run 1:
Design bolt_exec, start of the top module:
module bolt_exec(
    input logic clk,
    input logic rst,  
    input logic [31:0] instr,  
    input logic [31:0] rs1,  
    input logic [31:0] rs2,  
    input logic [31:0] pc,  
    output logic [31:0] result,  
    output logic [31:0] next_pc,  
    output logic branch,  
    output logic reg_wr,  
    output logic mem_wr,  
    output logic mem_rd  
);
    logic cmem_wr, cbr, cmem_rd, creg_wr, cmem_reg, cop_b;
    logic [2:0] cop_a;
    logic [5:0] calu_op;
    logic i_type, r_type, s_type, sb_type, u_type, uj_type;
    logic [31:0] imm;
    logic cond;
    control u_control (
        .op_cc(instr[6:0]), .fun3_c(instr[14:12]), .fun7_c(instr[31:25]), .calu_br(cond),
        .cmem_wr(cmem_wr), .cbr(cbr), .cmem_rd(cmem_rd), .creg_wr(creg_wr), .cmem_reg(cmem_reg),
        .calu_op(calu_op), .cop_a(cop_a), .cop_b(cop_b),
        .i_type(i_type), .r_type(r_type), .s_type(s_type), .sb_type(sb_type), .u_type(u_type),
        .uj_type(uj_type)
    );
    imm_gen u_imm_gen (.instr(instr), .imm(imm));
    alu u_alu (
        .clk(clk), .rst(rst), .aop_a(rs1), .aop_b(rs2), .aimm(imm), .alu_op(calu_op), .apc(pc),
        .cond(cond), .branch(branch), .result(result)
    );
    ifu u_ifu (
        .ibranch(cbr), .i_typej(calu_op == 6'd39), .sb_type(sb_type), .uj_type(calu_op == 6'd40),
        .iop_a(rs1), .imm(imm), .pci(pc), .clk(clk), .rst(rst), .pc(next_pc)
    );
    always_ff @(posedge clk) begin
  ...
Size in the first run: about 4,700 cells after synthesis, about 200 I/O pins.
==> flow/config.mk <==
export PLATFORM = sky130hd
export DESIGN_NAME = bolt_exec
export DESIGN_NICKNAME = bolt_exec
export VERILOG_FILES = /design/flow/design.v
export SDC_FILE = /design/flow/constraint.sdc
export NUM_CORES = 4
export LEC_CHECK = 0
export ABC_AREA = 1
export CAP_MARGIN = 40
export CELL_PAD_IN_SITES_GLOBAL_PLACEMENT = 2
export CORE_MARGIN = 8
export CORE_UTILIZATION = 28
export CTS_CLUSTER_SIZE = 52
export SETUP_SLACK_MARGIN = 0.5
export SLEW_MARGIN = 20
==> flow/constraint.sdc <==
create_clock -name core_clock -period 8.15 [get_ports {clk}]
set_input_delay 1.6300 -clock core_clock [delete_from_list [all_inputs] [get_ports {clk}]]
set_output_delay 1.6300 -clock core_clock [all_outputs]
set_load 0.01 [all_outputs]
run.sh (not shown) runs the stock make flow with config.mk's settings and CLKGATE_MAP_FILE=.
Run 1 finished all stages; the layout is clean.
Edits applied to the flow inputs when going from run 1 to run 2:
Settings: CAP_MARGIN now 20, was 40; ABC_AREA no longer set, was 1; CTS_CLUSTER_SIZE no longer set, was 52; CELL_PAD_IN_SITES_GLOBAL_PLACEMENT no longer set, was 2; CORE_MARGIN now 2, was 8; the clock period (ns, I/O delays scaled along) now 6.5, was 8.15.
[summary]
Changes observed in run 2 relative to run 1: power density of the placed cells +about 22%; half-perimeter wire length after detailed placement +about 23%; power consumed by combinational cells +about 54%; synthesized cell count -18%.
Looking at the reports, run 2 completed the entire flow and the layout it produced met the timing, design-rule and antenna checks.
Run 2 vs. run 1: number of detailed-routing iterations run before antenna repair now sits lower; total wire length now sits higher.
Cells: run 2 has fewer instances than run 1
When run 2 is measured against run 1, its cell area turns out about 20% higher.
Number of tapcells | run 2 above run 1
Measured against run 1, the total power draw of run 2 comes out at 1.5 times the reference value.
The dominant kind of combinational cell comes out simple AND/OR/NAND/NOR gates in one run and AND-OR/OR-AND gates in the other, namely in run 1 and run 2 respectively.
Relative to run 2, the following input files were edited for run 3:
Settings: CORE_UTILIZATION now 27, was 28; the clock period (ns, I/O delays scaled along) now 6.11, was 6.5.
- Each of the runs, namely run 2 and run 3, reached the end of the flow and came out clean.
- Clock-pin slew of the registers on the worst-case setup and hold paths delta (run 3 -> run 2): insignificant
- Run 3 against run 2; post-route cell area is up by a few percent.
- Higher sequential share of cell area among run 2 and run 3: run 2
- First-pass GRT wire length went up by a few percent going from run 2 to run 3.
- Changes observed in run 3 relative to run 2: utilization went up by 0.97 points, power share of the clock group went down by 2.0 points.
Inputs modified between run 3 and run 4:
Settings: CORE_UTILIZATION changed from 27 to 40; TNS_END_PERCENT newly set to 15; SETUP_SLACK_MARGIN changed from 0.5 to 1.11; the clock period (ns, I/O delays scaled along) changed from 6.11 to 6.5.
### Flow results
- Run 4 | status: complete | timing, DRC, antenna: pass
- The via count reported for run 4 is lower than the one for run 3.
- Setup slack after layout: run 4 > run 3
- Run 3 vs run 4, beginning of the critical path: instr[3] vs instr[12]
- Changes observed in run 4 relative to run 3: number of gates resized after CTS went up 30; fraction of area in clock buffers and inverters now sits at about the same level; post-placement cell count lower; die area fell about 32%.
Setup changes, run 4 to run 5
Settings: a deleted TNS_END_PERCENT that had been 15; a change of SETUP_SLACK_MARGIN from 1.11 to -0.79; a change of the clock period (ns, I/O delays scaled along) from 6.5 to 8.16.
[summary]
The final layouts of run 4 and run 5 pass the timing, design-rule and antenna checks.
Diff run 4 -> run 5: number of cells after detailed placement decreased by about 5.3% relative to the old numbers; total met2 wirelength after detailed routing held steady.
Number of clock-tree buffers in the layout: run 5 vs run 4 down 2
Maximum fanout along the worst path shrinks by more than 10% when moving from run 4 to run 5.
Per the comparison of run 5 with run 4, HPWL after detailed placement decreased 0.32%, buffers plus inverters on the worst setup path increased 3.
Going from run 4 to run 5, reported leakage power shrank by more than 10%.
Critical path's slowest cell = clkdlybuf4s50_1: run 5; critical path's slowest cell = nor3b_2: run 4
Via density per instance went up by a few percent going from run 4 to run 5.

* * *

Starting RTL as in the previous note.
// bolt_exec
module bolt_exec(
    input logic clk,
    input logic rst,  
    input logic [31:0] instr,  
    input logic [31:0] rs1,  
    input logic [31:0] rs2,  
    input logic [31:0] pc,  
    output logic [31:0] result,  
    output logic [31:0] next_pc,  
    output logic branch,  
    output logic reg_wr,  
    output logic mem_wr,  
    output logic mem_rd  
);
clock: 3.64 ns
lec_check: 0
cap_margin: 15
cell_pad_in_sites_detail_placement: 2
core_margin: 9
core_utilization: 28
cts_cluster_size: 53
hold_slack_margin: 0.19
max_routing_layer: met4
min_routing_layer: met2
place_density_lb_addon: 0.13
slew_margin: 10
tns_end_percent: 95
The baseline aborted during 4_1_cts.
==> next run, changes <==
CAP_MARGIN = 20   (was 15)
CELL_PAD_IN_SITES_DETAIL_PLACEMENT = unset   (was 2)
CORE_MARGIN = 2   (was 9)
CTS_CLUSTER_SIZE = unset   (was 53)
HOLD_SLACK_MARGIN = unset   (was 0.19)
MAX_ROUTING_LAYER = unset   (was met4)
MIN_ROUTING_LAYER = unset   (was met2)
PLACE_DENSITY_LB_ADDON = unset   (was 0.13)
SETUP_SLACK_MARGIN = 0.5   (was unset)
SLEW_MARGIN = 20   (was 10)
TNS_END_PERCENT = unset   (was 95)
clock period = 6.11 ns   (was 3.64 ns; I/O delays follow)
The changed run passed the timing, design-rule and antenna checks; area after synthesis stays the same; die area goes down by about 9%; synthesized cell count stays the same.
==> next run, changes <==
CORE_ASPECT_RATIO = 0.5   (was unset)
CORE_MARGIN = 9   (was 2)
PLACE_DENSITY = 0.42   (was unset)
clock period = 6.5 ns   (was 6.11 ns; I/O delays follow)
Flip-flop count stays the same.
Clock skew does not change.
Routed wire length climbs by 14%.
Global-route usage climbs by 0.72 points.
Sequential power drops by 5.9%.
Power drops by 5.2%.
Die area climbs by 10%.
Critical path depth drops by 2.
Final area drops by 5.3%.
==> next run, changes <==
CORE_ASPECT_RATIO = unset   (was 0.5)
CORE_MARGIN = 2   (was 9)
CTS_CLUSTER_DIAMETER = 225   (was unset)
CTS_CLUSTER_SIZE = 52   (was unset)
PLACE_DENSITY = unset   (was 0.42)
TNS_END_PERCENT = 5   (was unset)
The new run ran to the end with no violations.
Sequential power hardly moves.
Die size falls by 9.2%.
Setup slack is about the same.
Sequential share of layout area falls by 0.11 points.
Utilization rises by 0.73 points.

* * *

bolt_exec again, from the RTL that the note above started with.
Design bolt_exec, start of the top module:
module bolt_exec(
    input logic clk,
    input logic rst,  
    input logic [31:0] instr,  
    input logic [31:0] rs1,  
    input logic [31:0] rs2,  
    input logic [31:0] pc,  
    output logic [31:0] result,  
    output logic [31:0] next_pc,  
    output logic branch,  
    output logic reg_wr,  
    output logic mem_wr,  
    output logic mem_rd  
);
    logic cmem_wr, cbr, cmem_rd, creg_wr, cmem_reg, cop_b;
    logic [2:0] cop_a;
    logic [5:0] calu_op;
    logic i_type, r_type, s_type, sb_type, u_type, uj_type;
    logic [31:0] imm;
    logic cond;
    control u_control (
        .op_cc(instr[6:0]), .fun3_c(instr[14:12]), .fun7_c(instr[31:25]), .calu_br(cond),
        .cmem_wr(cmem_wr), .cbr(cbr), .cmem_rd(cmem_rd), .creg_wr(creg_wr), .cmem_reg(cmem_reg),
        .calu_op(calu_op), .cop_a(cop_a), .cop_b(cop_b),
        .i_type(i_type), .r_type(r_type), .s_type(s_type), .sb_type(sb_type), .u_type(u_type),
        .uj_type(uj_type)
    );
  ...
make LEC_CHECK=0 ABC_AREA=1 CAP_MARGIN=40 CELL_PAD_IN_SITES_GLOBAL_PLACEMENT=2 CORE_MARGIN=8 CORE_UTILIZATION=60 CTS_CLUSTER_DIAMETER=185 CTS_CLUSTER_SIZE=22 GPL_TIMING_DRIVEN=0 MIN_ROUTING_LAYER=met2 SETUP_SLACK_MARGIN=0.5 SLEW_MARGIN=20 TNS_END_PERCENT=60 finish   # period 6.54 ns
The baseline stopped in global placement without I/O (GPL-0301).
Edit:
Settings changed: ABC_AREA 1 to not set, CAP_MARGIN 40 to 20, CELL_PAD_IN_SITES_GLOBAL_PLACEMENT 2 to not set, CORE_MARGIN 8 to 2, CORE_UTILIZATION 60 to 58, CTS_CLUSTER_DIAMETER 185 to not set, CTS_CLUSTER_SIZE 22 to not set, GPL_TIMING_DRIVEN 0 to not set, MIN_ROUTING_LAYER met2 to not set, SETUP_SLACK_MARGIN 0.5 to -0.53, TNS_END_PERCENT 60 to not set.
Clock period 6.54 ns to 5.39 ns, I/O delays scaled along.
After rerunning: This time the run never finished: it broke off in global routing on GRT-0116; area after synthesis grows by a few percent; synthesized cell count shrinks by about a fifth; die area shrinks by a few percent.
Edit:
Settings changed: CORE_UTILIZATION 58 to 50, SETUP_SLACK_MARGIN -0.53 to 0.5.
Clock period 5.39 ns to 5.64 ns, I/O delays scaled along.
=>
- The new run died in global routing with GRT-0116
- synthesized cell count is unchanged
- area after synthesis does not change
- die size came out higher by 16%
Power and IR drop assume default switching activity.
